==> inputs of branch amber <==
==> flow/design.v <==
`timescale 1ns / 1ps
module compl_mul(
   input logic clk_i, 
   input logic srst_i,
   input logic signed [17:0]data_a_i_i,   
   input logic signed [17:0]data_a_q_i,   
   input logic signed [17:0]data_b_i_i,   
   input logic signed [17:0]data_b_q_i,   
   output  logic signed  [36:0]data_i_o,    
   output  logic signed [36:0]data_q_o     
   );
   logic signed [35:0] prod_ii, prod_iq, prod_qi, prod_qq;
   assign prod_ii = data_a_i_i * data_b_i_i;
   assign prod_qq = data_a_q_i * data_b_q_i;
   assign prod_iq = data_a_i_i * data_b_q_i;
   assign prod_qi = data_a_q_i * data_b_i_i;
   always_ff@(posedge clk_i) begin
       if(srst_i)begin
           data_i_o<=0;
           data_q_o<=0;
       end
       else begin
           data_i_o<=prod_ii-prod_qq;
           data_q_o<=prod_iq+prod_qi;
       end
   end
endmodule
==> flow/run.sh <==
#!/bin/bash
# the make line also repeats each setting of config.mk as NAME=value (left out here)
make -C /OpenROAD-flow-scripts/flow DESIGN_CONFIG=/design/flow/config.mk WORK_HOME=/design/flow/orfs CLKGATE_MAP_FILE= finish
==> flow/config.mk <==
export PLATFORM = sky130hd
export DESIGN_NAME = compl_mul
export DESIGN_NICKNAME = compl_mul
export VERILOG_FILES = /design/flow/design.v
export SDC_FILE = /design/flow/constraint.sdc
export NUM_CORES = 4
export LEC_CHECK = 0
export ABC_AREA = 1
export CAP_MARGIN = 20
export CORE_MARGIN = 2
export CORE_UTILIZATION = 62
export CTS_CLUSTER_DIAMETER = 385
export CTS_CLUSTER_SIZE = 99
export PLACE_DENSITY = 0.38
export SETUP_SLACK_MARGIN = -0.83
export SLEW_MARGIN = 20
==> flow/constraint.sdc <==
create_clock -name core_clock -period 9.57 [get_ports {clk_i}]
set_input_delay 1.9140 -clock core_clock [delete_from_list [all_inputs] [get_ports {clk_i}]]
set_output_delay 1.9140 -clock core_clock [all_outputs]
set_load 0.01 [all_outputs]
==> branch maple (differences from branch amber) <==
==> flow/config.mk (replaced) <==
export PLATFORM = sky130hd
export DESIGN_NAME = compl_mul
export DESIGN_NICKNAME = compl_mul
export VERILOG_FILES = /design/flow/design.v
export SDC_FILE = /design/flow/constraint.sdc
export NUM_CORES = 4
export LEC_CHECK = 0
export CAP_MARGIN = 0
export CORE_MARGIN = 2
export CORE_UTILIZATION = 72
export MAX_ROUTING_LAYER = met4
export SLEW_MARGIN = 20
==> flow/constraint.sdc (replaced) <==
create_clock -name core_clock -period 7.97 [get_ports {clk_i}]
set_input_delay 1.5940 -clock core_clock [delete_from_list [all_inputs] [get_ports {clk_i}]]
set_output_delay 1.5940 -clock core_clock [all_outputs]
set_load 0.01 [all_outputs]
==> branch cedar (differences from branch amber) <==
==> flow/config.mk (replaced) <==
export PLATFORM = sky130hd
export DESIGN_NAME = compl_mul
export DESIGN_NICKNAME = compl_mul
export VERILOG_FILES = /design/flow/design.v
export SDC_FILE = /design/flow/constraint.sdc
export NUM_CORES = 4
export LEC_CHECK = 0
export ABC_AREA = 1
export CAP_MARGIN = 40
export CORE_ASPECT_RATIO = 0.98
export CORE_MARGIN = 2
export CORE_UTILIZATION = 39
export MAX_ROUTING_LAYER = met4
export MIN_ROUTING_LAYER = met2
export SLEW_MARGIN = 20
export TNS_END_PERCENT = 90
==> flow/constraint.sdc (replaced) <==
create_clock -name core_clock -period 11.9 [get_ports {clk_i}]
set_input_delay 2.3800 -clock core_clock [delete_from_list [all_inputs] [get_ports {clk_i}]]
set_output_delay 2.3800 -clock core_clock [all_outputs]
set_load 0.01 [all_outputs]
==> qor summary <==
metric                                                               branch cedar               branch maple                     branch amber
Routed length per placed instance                                         22.9 µm                          -                          20.7 µm
Hold WC Path Type                                                       in -> reg                          -                        in -> reg
Total negative slack for setup checks                                        0 ps                          -                             0 ps
Top class by area                                 multi-input combinational cells                          -  multi-input combinational cells
Site Rows                                                                     134                         97                              107
Bufs w/o clock                                                                289                          -                              331
Area of combinational cells with multiple inputs                        42400 µm²                          -                        42400 µm²
Crit path launch                                                    data_b_q_i[0]                          -                   data_a_i_i[17]
XOR/XNOR Area Share                                                        0.444%                      1.70%                           0.444%
Die ar.                                                                140000 µm²                  72900 µm²                        88300 µm²
Worst slack on hold paths                                                 2870 ps                          -                          2390 ps
Slowest stage delay, CP                                                    900 ps                          -                           720 ps
Count of final hold-check violations                                            0                          -                                0
First-iteration detailed-routing DRC count                                  11400                          -                             3416
Aggregate routed wire length                                               189 mm                          -                           159 mm
Vias after detailed routing                                                 55200                          -                            40500
Run status                                                complete, no violations  aborted with a tool error          complete, no violations
Last stage reached                                                              -             global routing                                -
